==> branch maple <==
==> flow/design.v <==
`timescale 1ns/100ps
module conv(
           input Aclk,
           input rst,
           input [7:0] Xin,
           input [7:0] Kin,
           output reg [7:0] Rout,
           output reg result_done
       );
reg [7:0] pattern [9-1:0];
reg [4:0] daddr;
wire pattern_done;
reg [7:0] kernel [4-1:0];
reg [4:0] kaddr;
wire kernel_done;
reg [7:0] result [4-1:0];
reg [4:0] out_cnt;
integer i;
assign pattern_done = (daddr-1>=9) ? 1'd1 : 1'd0;
always@(posedge Aclk)
begin
    if(rst)
    begin
        for(i=0;i<9;i=i+1)
        begin
            pattern[i] <= 7'd0;
        end
        daddr <= 5'd1;   
    end
    else
    begin
        if(pattern_done)
        begin
            pattern[daddr] <= pattern[daddr];
            daddr <= daddr;
        end
        else
        begin
            pattern[daddr-1] <= Xin;
            daddr <= daddr + 5'd1;
        end
    end
end
assign kernel_done = (kaddr-1>=4) ? 1'd1 : 1'd0;
always@(posedge Aclk)
begin
    if(rst)
    begin
        for(i=0;i<4;i=i+1)
        begin
            kernel[i] <= 7'd0;
        end
        kaddr <= 5'd1;
    end
    else
    begin
        if(kernel_done)
        begin
            kernel[kaddr] <= kernel[kaddr];
            kaddr <= kaddr;
        end
        else
        begin
            kernel[kaddr-1] <= Kin;
            kaddr <= kaddr + 5'd1;
        end
    end
end
always@(*)
begin
    if(rst)
    begin
        for(i=0;i<4;i=i+1)
        begin
            result[i] = 7'd0;
        end
    end
    else
    begin
        if(pattern_done & kernel_done)
        begin
            result[0] = pattern[0]*kernel[0] + pattern[1]*kernel[1] + pattern[3]*kernel[2] + pattern[4]*kernel[3];
            result[1] = pattern[1]*kernel[0] + pattern[2]*kernel[1] + pattern[4]*kernel[2] + pattern[5]*kernel[3];
            result[2] = pattern[3]*kernel[0] + pattern[4]*kernel[1] + pattern[6]*kernel[2] + pattern[7]*kernel[3];
            result[3] = pattern[4]*kernel[0] + pattern[5]*kernel[1] + pattern[7]*kernel[2] + pattern[8]*kernel[3];
        end
        else
        begin
            for(i=0;i<4;i=i+1)
            begin
                result[i] = 7'd0;
            end
        end
    end
end
always@(posedge Aclk)
begin
    if(rst)
    begin
        result_done <= 1'd0;
    end
    else
    begin
        if(pattern_done & kernel_done)
        begin
            result_done <= 1'd1;
        end
        else
        begin
            result_done <= result_done;
        end
    end
end
always@(posedge Aclk)
begin
    if(rst)
    begin
        Rout <= 7'd0;
        out_cnt <= 5'd1;
    end
    else
    begin
        if(pattern_done & kernel_done)
        begin
            out_cnt <= out_cnt + 5'd1;
            Rout <= result[out_cnt-1];
        end
        else
        begin
            out_cnt <= 5'd1;
            Rout <= 5'd0;
        end
    end
end
endmodule
==> flow/run.sh <==
#!/bin/bash
# the make line also repeats each setting of config.mk as NAME=value (left out here)
make -C /OpenROAD-flow-scripts/flow DESIGN_CONFIG=/design/flow/config.mk WORK_HOME=/design/flow/orfs CLKGATE_MAP_FILE= finish
==> flow/config.mk <==
export PLATFORM = sky130hd
export DESIGN_NAME = conv
export DESIGN_NICKNAME = conv
export VERILOG_FILES = /design/flow/design.v
export SDC_FILE = /design/flow/constraint.sdc
export NUM_CORES = 4
export LEC_CHECK = 0
export CAP_MARGIN = 20
export CORE_MARGIN = 2
export CORE_UTILIZATION = 72
export CTS_CLUSTER_DIAMETER = 224
export CTS_CLUSTER_SIZE = 82
export PLACE_DENSITY_LB_ADDON = 0.0
export SETUP_SLACK_MARGIN = 1.02
export SLEW_MARGIN = 20
export TNS_END_PERCENT = 60
==> flow/constraint.sdc <==
create_clock -name core_clock -period 6.75 [get_ports {Aclk}]
set_input_delay 1.3500 -clock core_clock [delete_from_list [all_inputs] [get_ports {Aclk}]]
set_output_delay 1.3500 -clock core_clock [all_outputs]
set_load 0.01 [all_outputs]
==> branch fjord (differences from branch maple) <==
Settings changed: ABC_AREA from default to 1, CORE_UTILIZATION 72 to 58, CTS_CLUSTER_DIAMETER 224 to default, CTS_CLUSTER_SIZE 82 to default, PLACE_DENSITY_LB_ADDON 0.0 to default, SETUP_SLACK_MARGIN 1.02 to default, TNS_END_PERCENT 60 to 85.
==> flow/constraint.sdc (replaced) <==
create_clock -name core_clock -period 6.9 [get_ports {Aclk}]
set_input_delay 1.3800 -clock core_clock [delete_from_list [all_inputs] [get_ports {Aclk}]]
set_output_delay 1.3800 -clock core_clock [all_outputs]
set_load 0.01 [all_outputs]
==> branch pepper (differences from branch maple) <==
Settings changed: CORE_UTILIZATION 72 to 40, CTS_CLUSTER_DIAMETER 224 to default, CTS_CLUSTER_SIZE 82 to default, PLACE_DENSITY_LB_ADDON 0.0 to default, SETUP_SLACK_MARGIN 1.02 to default, TNS_END_PERCENT 60 to default.
==> flow/constraint.sdc (replaced) <==
create_clock -name core_clock -period 10.0 [get_ports {Aclk}]
set_input_delay 2.0000 -clock core_clock [delete_from_list [all_inputs] [get_ports {Aclk}]]
set_output_delay 2.0000 -clock core_clock [all_outputs]
set_load 0.01 [all_outputs]
==> run_results.csv <==
group,metric,value,unit
setup_path,critPathMaxStageDelay,0.83,ns
layout,clk_share,2.79,%
synthesis,syn_inst,2273,
clock_tree,post-cts-setup-buffers,0,
layout,comb_cells,1610,
detailed_routing,dr_total_vias,15000,
timing,finalCritPeriodShare,77.5,%
setup_path,worst-path-buf-inv,6,
grt,grtUsageTotal,22.7,%
synthesis,common_cells,"inv_1 (446), and2_1 (395), fa_1 (288), nand2_1 (288), ha_1 (262)",
status,status,"finished clean",
synthesis,synth.most_common_cell,"inv_1",
synthesis,yosys_area,0.0213,mm²
The numbers above come from branch pepper.

==> run_results.csv <==
group,metric,value,unit
status,status,"finished clean",
synthesis,yosys_area,0.0229,mm²
synthesis,common_cells,"nand2_1 (960), inv_1 (918), fa_1 (288)",
grt,grtUsageTotal,35.6,%
synthesis,synth.most_common_cell,"nand2_1",
timing,finalCritPeriodShare,97.2,%
setup_path,critPathMaxStageDelay,0.55,ns
clock_tree,post-cts-setup-buffers,7,
setup_path,worst-path-buf-inv,8,
synthesis,syn_inst,3138,
The numbers above come from branch fjord.

==> run_results.csv <==
group,metric,value,unit
layout,comb_cells,1610,
timing,finalCritPeriodShare,100,%
synthesis,synth.most_common_cell,"inv_1",
timing,finalSetupViolations,1,
status,violatedChecks,"negative setup slack",
detailed_routing,dr_total_vias,16300,
layout,clk_share,2.40,%
timing,fin_ws,-0.0195,ns
status,status,"failed layout checks",
The numbers above come from branch maple.


---

==> inputs of 08-01 <==
Starts from the design.v that is shown in full above.
==> flow/config.mk <==
export PLATFORM = sky130hd
export DESIGN_NAME = conv
export DESIGN_NICKNAME = conv
export VERILOG_FILES = /design/flow/design.v
export SDC_FILE = /design/flow/constraint.sdc
export NUM_CORES = 4
export LEC_CHECK = 0
export CAP_MARGIN = 20
export CORE_MARGIN = 2
export CORE_UTILIZATION = 47
export SETUP_SLACK_MARGIN = 1.17
export SLEW_MARGIN = 20
==> flow/constraint.sdc <==
create_clock -name core_clock -period 4.88 [get_ports {Aclk}]
set_input_delay 0.9760 -clock core_clock [delete_from_list [all_inputs] [get_ports {Aclk}]]
set_output_delay 0.9760 -clock core_clock [all_outputs]
set_load 0.01 [all_outputs]
run.sh (not shown) runs the stock make flow with config.mk's settings and CLKGATE_MAP_FILE=.
==> inputs of 09-07, as changes to 08-01 <==
- CORE_UTILIZATION: 47 -> 69
- CTS_CLUSTER_DIAMETER: not set -> 252
- CTS_CLUSTER_SIZE: not set -> 100
- SETUP_SLACK_MARGIN: 1.17 -> not set
==> flow/constraint.sdc (replaced) <==
create_clock -name core_clock -period 10.0 [get_ports {Aclk}]
set_input_delay 2.0000 -clock core_clock [delete_from_list [all_inputs] [get_ports {Aclk}]]
set_output_delay 2.0000 -clock core_clock [all_outputs]
set_load 0.01 [all_outputs]
==> inputs of 06-17, as changes to 08-01 <==
- CORE_UTILIZATION: 47 -> 72
- CTS_CLUSTER_SIZE: not set -> 32
- HOLD_SLACK_MARGIN: not set -> -0.08
- PLACE_DENSITY: not set -> 0.64
- SETUP_SLACK_MARGIN: 1.17 -> not set
==> flow/constraint.sdc (replaced) <==
create_clock -name core_clock -period 5.93 [get_ports {Aclk}]
set_input_delay 1.1860 -clock core_clock [delete_from_list [all_inputs] [get_ports {Aclk}]]
set_output_delay 1.1860 -clock core_clock [all_outputs]
set_load 0.01 [all_outputs]
==> run summary <==
Results of an implementation run.

The run finished, with violations left. The checks that failed were negative setup slack. The worst setup margin is -1840 ps.

Sequential cells make up between 10 and 15% of the cell area. The final number of setup-violating endpoints is 5. The non-clock buffer share of cell area is 9.78%.

Traced cell by cell, the critical path runs through buf_4, nand2_1, fa_2, fa_1, inv_1, fa_1, fa_1, inv_1, fa_1, fa_1, fa_1, fa_1, xor2_2, xnor2_1, xnor2_1, xnor2_1, xnor3_1, xnor3_2, a22oi_2, a21boi_2. The per-cell via count in the routed design is around 5.1.
-- figures above: 08-01

==> run summary <==
Results of an implementation run.

After detailed routing, the number of vias per cell comes to between 5 and 6. For flop-to-flop paths, the worst setup slack is between 2000 and 2500 ps. The critical path goes through nand2_1, fa_1, inv_1, fa_1, inv_1, fa_1, fa_1, fa_1, inv_1, fa_1, fa_1, inv_1, fa_1, inv_1, ha_1, a21o_1, a21oi_1, xnor2_1, xnor2_1, xnor2_1, xnor3_1, a21oi_1, a21boi_2.

The worst path meets setup with 2460 ps of slack. Yosys printed 2 warnings. The flow ran to the end and the layout has no timing, DRC or antenna violations. The sequential share of cell area is about 16%.

Buffers outside the clock tree occupy 2.05% of the routed design's cell area.
-- figures above: 09-07

==> run summary <==
Results of an implementation run.

The flow ran to the end, but the layout failed its checks. In this run the layout check failures are negative setup slack. The final number of setup-violating endpoints is 4. The worst setup margin is -943 ps. The per-cell via count in the routed design is ~5.8.
-- figures above: 06-17

